## build 44
Design uart_rx, start of the top module:
module uart_rx
  #(parameter CLKS_PER_BIT = 104)
  (
   input        i_Clock,
   input        i_Rst,
   input        i_Rx_Serial,
   output reg [15:0] o_Rx_Byte,
  output reg square_wave,
  output reg pin1,
  output  reg pin2
  );
export LEC_CHECK = 0
export ABC_AREA = 1
export CAP_MARGIN = 20
export CORE_MARGIN = 2
export CORE_UTILIZATION = 72
export CTS_CLUSTER_DIAMETER = 231
export CTS_CLUSTER_SIZE = 64
export PLACE_DENSITY_LB_ADDON = 0.2
export SLEW_MARGIN = 20
create_clock -name core_clock -period 60.3 [get_ports {i_Clock}]
run.sh (not shown) runs the stock make flow with config.mk's settings and CLKGATE_MAP_FILE=.
The flow ended early for build 44: it failed with a tool error in 5_1_grt.
For build 69, these inputs were changed with respect to build 44:
Settings: ABC_AREA no longer set, was 1; CORE_ASPECT_RATIO now 1.2, previously not set; PLACE_DENSITY_LB_ADDON no longer set, was 0.2; CTS_CLUSTER_SIZE no longer set, was 64; CTS_CLUSTER_DIAMETER no longer set, was 231; the clock period (ns, I/O delays scaled along) now 100.0, was 60.3.
Findings:
Build 69 completed every stage of the flow, and the final layout passed the timing, design-rule and antenna checks.
Build 44 → build 69: number of standard cells after synthesis decreased 603, post-synthesis instance area increased about 3%, proportion of synthesized chip area in sequential cells decreased 0.24 points.
[inputs] build 57 vs build 69
Settings: setting ABC_AREA to 1 for the first time; removing CORE_ASPECT_RATIO (formerly 1.2).
==> results <==
No stage failed in build 69, and the final checks on the layout all came back clean. Every stage of the flow completed for build 57, and the final layout passed the timing, design-rule and antenna checks. Relative to build 69, the buffer-and-inverter tally for the worst setup path of build 57 is higher by 57. Compared with build 69, build 57 shows a layout overhead on the synthesized area that is 0.92 points lower. Build 57 vs build 69 on multi-input combinational gate total: build 57 is the higher one. Cells: build 57 has more instances than build 69. Compared with build 69, build 57 shows a core utilization before placement that is 0.24 points lower. Cmp build 57 vs build 69: hold slack lower in build 57. For build 69, the library cell contributing the largest single delay on the critical path was sky130_fd_sc_hd__a2111oi_1, unlike build 57, where it was sky130_fd_sc_hd__nor2_2. Compared with build 69, build 57 shows synthesized cell count higher by 603. Build 57 vs. build 69: hold-critical path depth went up 1, total die size went down 1300 um^2.
Here is what was changed in the inputs of build 35 compared with build 57.
Settings: CORE_ASPECT_RATIO: unset -> 0.5; ABC_AREA: 1 -> unset; GPL_ROUTABILITY_DRIVEN: unset -> 0; CORE_UTILIZATION: 72 -> 40.
==> comparison <==
The flow did not stop early for build 35: all stages ran, and the layout cleared the timing, design-rule and antenna checks.
Build 35 vs build 57, shortest period the worst path allows went up by 12330 ps.
Build 57 -> build 35: global-route wire length before repair increased by more than 10%
Higher non-clock buffer count among build 35 and build 57: build 35

========
uart_rx again, from the RTL that the note above started with.
==> flow/design.v (excerpt) <==
module uart_rx
  #(parameter CLKS_PER_BIT = 104)
  (
   input        i_Clock,
   input        i_Rst,
   input        i_Rx_Serial,
   output reg [15:0] o_Rx_Byte,
  output reg square_wave,
  output reg pin1,
  output  reg pin2
  );
  parameter s_IDLE         = 3'b000;
  parameter s_RX_START_BIT = 3'b001;
  parameter s_RX_DATA_BITS = 3'b010;
  parameter s_RX_STOP_BIT  = 3'b011;
  parameter s_CLEANUP      = 3'b100;
  reg  [7:0] data_check;
  reg [7:0] first_8bit;
  reg [7:0] second_8bit;
  reg           r_Rx_Data_R;
  reg           r_Rx_Data;
  reg [15:0]     r_Clock_Count;
  reg [4:0]     r_Bit_Index;  
  reg [15:0]     r_Rx_Byte;
  reg [2:0]     r_SM_Main;
wire [60:0] distZ = 61'hFFFFFFFFFFFFFF;
reg [23:0] counter;
reg toggle;
reg toggle_n;
wire [23:0] store;
wire [15:0] distA;
reg [15:0] distB;
reg stop;
reg [15:0] rpm;
assign distA =40*distZ;
assign store = (rpm == 16'd0) ? 24'hFFFFFF : (18 * 100000)/ rpm;
  always @(posedge i_Clock)
    begin
    if (i_Rst)
    begin
      r_Rx_Data_R <= 1'b1;
      r_Rx_Data   <= 1'b1;
      o_Rx_Byte   <= 16'd0;
      rpm         <= 16'd0;
      counter     <= 24'd0;
      toggle      <= 1'b1;
      distB       <= 16'd0;
      stop        <= 1'b0;
      square_wave <= 1'b1;
      pin1        <= 1'b0;
      pin2        <= 1'b0;
    end
    else
    begin
      r_Rx_Data_R <= i_Rx_Serial;
      r_Rx_Data   <= i_Rx_Serial;
     o_Rx_Byte[15:8] <= second_8bit;
     o_Rx_Byte[7:0] <= first_8bit;
     rpm <= {second_8bit, first_8bit};
toggle_n = toggle;
if (stop==0)
begin
  ...
clock: 123.0 ns
lec_check: 0
abc_area: 1
cap_margin: 5
core_aspect_ratio: 1.44
core_margin: 2
core_utilization: 48
cts_cluster_size: 88
gpl_timing_driven: 0
place_density: 0.55
slew_margin: 10
The first run completed with no timing, DRC or antenna violations.
==> next run, changes <==
ABC_AREA = not set   (was 1)
CAP_MARGIN = 20   (was 5)
CORE_ASPECT_RATIO = not set   (was 1.44)
CORE_UTILIZATION = 54   (was 48)
CTS_CLUSTER_SIZE = not set   (was 88)
GPL_TIMING_DRIVEN = not set   (was 0)
PLACE_DENSITY = not set   (was 0.55)
SLEW_MARGIN = 20   (was 10)
clock period = 152.0 ns   (was 123.0 ns; I/O delays follow)
=> Worst setup slack gets better by 20 ns. Clock skew grows by 0.010 ns. Die size shrinks by 8.2%. Cell count shrinks by 12%. Non-clock buffer count shrinks by 64. Hold slack hardly moves. Clock-buffer cell count shrinks by 2. Utilization grows by 5.5 points. Wire length grows by 12%. Area after synthesis grows by about 3%.
==> next run, changes <==
CAP_MARGIN = 35   (was 20)
CTS_CLUSTER_SIZE = 69   (was not set)
GPL_ROUTABILITY_DRIVEN = 0   (was not set)
GPL_TIMING_DRIVEN = 0   (was not set)
HOLD_SLACK_MARGIN = 0.01   (was not set)
MAX_ROUTING_LAYER = met4   (was not set)
MIN_ROUTING_LAYER = met1   (was not set)
SETUP_SLACK_MARGIN = 5.0   (was not set)
TNS_END_PERCENT = 95   (was not set)
After rerunning:
- cell area goes up by 1.4%
- via count goes up by 0.50%
- die size does not change
- fmax goes down by 10%
- synthesized cell count stays the same
- worst setup slack is worse by 11 ns
==> next run, changes <==
CAP_MARGIN = 20   (was 35)
CORE_UTILIZATION = 70   (was 54)
CTS_CLUSTER_SIZE = not set   (was 69)
GPL_ROUTABILITY_DRIVEN = not set   (was 0)
GPL_TIMING_DRIVEN = not set   (was 0)
HOLD_SLACK_MARGIN = not set   (was 0.01)
MAX_ROUTING_LAYER = not set   (was met4)
MIN_ROUTING_LAYER = not set   (was met1)
SETUP_SLACK_MARGIN = not set   (was 5.0)
TNS_END_PERCENT = not set   (was 95)
clock period = 93.8 ns   (was 152.0 ns; I/O delays follow)
After rerunning: Final area hardly moves. Fmax climbs by 25%. Non-clock buffer count came out lower by 73. Flip-flop count does not change. Clock-buffer cell count is lower by 2. Setup slack is worse by 36 ns. Clock skew rises by 0.0062 ns.

========
job 3608:
Starting RTL as in the previous note.
make LEC_CHECK=0 ABC_AREA=1 CAP_MARGIN=20 CORE_MARGIN=2 CORE_UTILIZATION=72 HOLD_SLACK_MARGIN=-0.09 MAX_ROUTING_LAYER=met4 PLACE_DENSITY_LB_ADDON=0.2 SLEW_MARGIN=20 finish   # period 60.4 ns
Job 3608 did not finish; a tool error ended it in global routing (5_1_grt).
#### Input delta (job 825 over job 3608)
Settings: ABC_AREA removed (was 1); PLACE_DENSITY_LB_ADDON removed (was 0.2); HOLD_SLACK_MARGIN removed (was -0.09); CORE_UTILIZATION changed from 72 to 40; MAX_ROUTING_LAYER removed (was met4); the clock period (ns, I/O delays scaled along) changed from 60.4 to 93.8.
### Flow results
- Job 825: done, clean on timing, DRC and antenna
- Simple-gate portion of the synthesized area (job 825 over job 3608): decrease, 6.3 points
- Compare job 3608 and job 825 | mean instance size in the synthesized netlist higher: job 825
- Going from job 3608 to job 825, worst-case setup slack after placement grows by 2.40 ns.
- Job 3608 has lower synthesized chip area reported by yosys than job 825.
- Diff job 3608 -> job 825 | synthesized instance count | down by more than 10%
- Job 3608 -> job 825: async set-or-reset flop fraction in the synthesized netlist delta 0, exact match
- Compared to job 3608, job 825 has total die area 84% higher.
## Diff of input files: job 3613 against job 825
Settings: CORE_UTILIZATION: 40 -> 58; the clock period (ns, I/O delays scaled along): 93.8 -> 52.1.
Results
Job 3613 terminated abnormally: global routing (5_1_grt) reported GRT-0116.
Going from job 825 to job 3613, the effective utilization at floorplan was found to have gone up by 18 points.
Summary of job 3613 over job 825: adder-cell share of the synthesized area roughly the same, die height lower, count of cells resized by post-cts repair higher, number of rows in the core area lower.
The inputs of job 4542 differ from those of job 3613 as listed below.
Settings: setting CORE_ASPECT_RATIO to 1.44 for the first time; changing CORE_UTILIZATION from 58 to 40; setting CTS_CLUSTER_SIZE to 49 for the first time; changing the clock period (ns, I/O delays scaled along) from 52.1 to 100.0.
## What came out
Job 4542 went all the way through the flow, and no timing, DRC or antenna check failed. Number of top-level design ports: job 4542 vs job 3613 identical. Between job 3613 and job 4542, core box area is lower for job 3613, job 4542 comes in above that. Placer's final routability congestion estimate: job 4542 vs job 3613 down 13%.

========
Setup of nickel:
uart_rx again, from the RTL that the note above started with.
==> flow/config.mk <==
export PLATFORM = sky130hd
export DESIGN_NAME = uart_rx
export DESIGN_NICKNAME = uart_rx
export VERILOG_FILES = /design/flow/design.v
export SDC_FILE = /design/flow/constraint.sdc
export NUM_CORES = 4
export LEC_CHECK = 0
export ABC_AREA = 1
export CAP_MARGIN = 0
export CELL_PAD_IN_SITES_DETAIL_PLACEMENT = 1
export CORE_ASPECT_RATIO = 0.64
export CORE_MARGIN = 2
export CORE_UTILIZATION = 25
export GPL_ROUTABILITY_DRIVEN = 0
export GPL_TIMING_DRIVEN = 0
export HOLD_SLACK_MARGIN = 0.29
export MAX_ROUTING_LAYER = met4
export MIN_ROUTING_LAYER = met2
export PLACE_DENSITY_LB_ADDON = 0.17
export SETUP_SLACK_MARGIN = 5.0
export SLEW_MARGIN = 20
==> flow/constraint.sdc <==
create_clock -name core_clock -period 93.5 [get_ports {i_Clock}]
set_input_delay 18.7000 -clock core_clock [delete_from_list [all_inputs] [get_ports {i_Clock}]]
set_output_delay 18.7000 -clock core_clock [all_outputs]
set_load 0.01 [all_outputs]
### nickel -> raven
- removing MIN_ROUTING_LAYER (formerly met2)
- removing GPL_TIMING_DRIVEN (formerly 0)
- removing ABC_AREA (formerly 1)
- removing CORE_ASPECT_RATIO (formerly 0.64)
- changing CORE_UTILIZATION from 25 to 45
- removing MAX_ROUTING_LAYER (formerly met4)
- changing CAP_MARGIN from 0 to 20
- removing PLACE_DENSITY_LB_ADDON (formerly 0.17)
- removing GPL_ROUTABILITY_DRIVEN (formerly 0)
- removing HOLD_SLACK_MARGIN (formerly 0.29)
- removing SETUP_SLACK_MARGIN (formerly 5.0)
- removing CELL_PAD_IN_SITES_DETAIL_PLACEMENT (formerly 1)
- changing the clock period (ns, I/O delays scaled along) from 93.5 to 52.1
Findings:
Nothing crashed in raven and all stages finished; the problem is that the final layout failed, the offending checks being setup timing.
Of raven and nickel, the run reporting the lower critical path depth was raven.
The detailed-routing iteration count for the pre-antenna-repair pass of raven is lower than that of nickel.
The inputs of ember differ from those of raven as listed below.
- CORE_UTILIZATION changed from 45 to 21
- CORE_ASPECT_RATIO newly set to 1.19
- the clock period (ns, I/O delays scaled along) changed from 52.1 to 100.0
## What came out
For first-pass GRT wire length, dividing the value from raven by the value from ember gives 1.20. raven has a lower largest incremental delay on the critical path than ember. raven ended up with distB[15]$_SDFFE_PP0P_ as its endpoint of the most critical setup path; ember ended up with distB[11]$_SDFFE_PP0P_. Setup slack is lower on raven. ember | stages: all done | timing, DRC, antenna: all pass. Taking ember over raven, the number of global-route vias before repair ratio works out to 0.818. Delta (ember minus raven): sequential fraction of total cell area increased by 2.2 points relative to the old numbers, wire length moved down, peak fanout along the critical path rose 27, final area shrank by 0.016 mm^2.
diff inputs: ember => garnet
- clearing CORE_ASPECT_RATIO, which used to be 1.19
- swapping 21 for 28 in CORE_UTILIZATION
[summary]
- garnet against ember: cell count went down; count of clock-buffer cells in the layout went down; final period demand of the worst path went up.
- garnet finished all stages; the layout is clean.
Edits applied to the flow inputs when going from garnet to yarrow:
- CTS_CLUSTER_SIZE newly set to 98
- CORE_ASPECT_RATIO newly set to 0.5
- PLACE_DENSITY newly set to 0.43
- CTS_CLUSTER_DIAMETER newly set to 96
- CORE_UTILIZATION changed from 28 to 61
- TNS_END_PERCENT newly set to 95
## What came out
- The relative area of non-clock buffer cells in the final design on yarrow is in line with that on garnet.
- Sort yarrow and garnet by worst path setup slack after routing, descending, and yarrow comes first.
Changes in willow relative to yarrow:
- CTS_CLUSTER_SIZE changed from 98 to 32
- PLACE_DENSITY removed (was 0.43)
- TNS_END_PERCENT changed from 95 to 5
- willow went all the way through synthesis, placement and routing and the layout is clean on timing, DRC and antenna.
- Worst-case setup margin in the final layout essentially unchanged between yarrow and willow.
- From yarrow to willow the numbers moved as follows: number of instances resized during post-cts repair flat, clock skew held, post-route standard cell area excluding fillers about even.
- Compared with yarrow, in willow post-detailed-placement cell area shows no meaningful change; global-route wire length before repair has remained practically unchanged.
- willow -> yarrow: sequential cell count delta 0, exact match
- Compared willow against yarrow; synthesized netlist net count within noise.
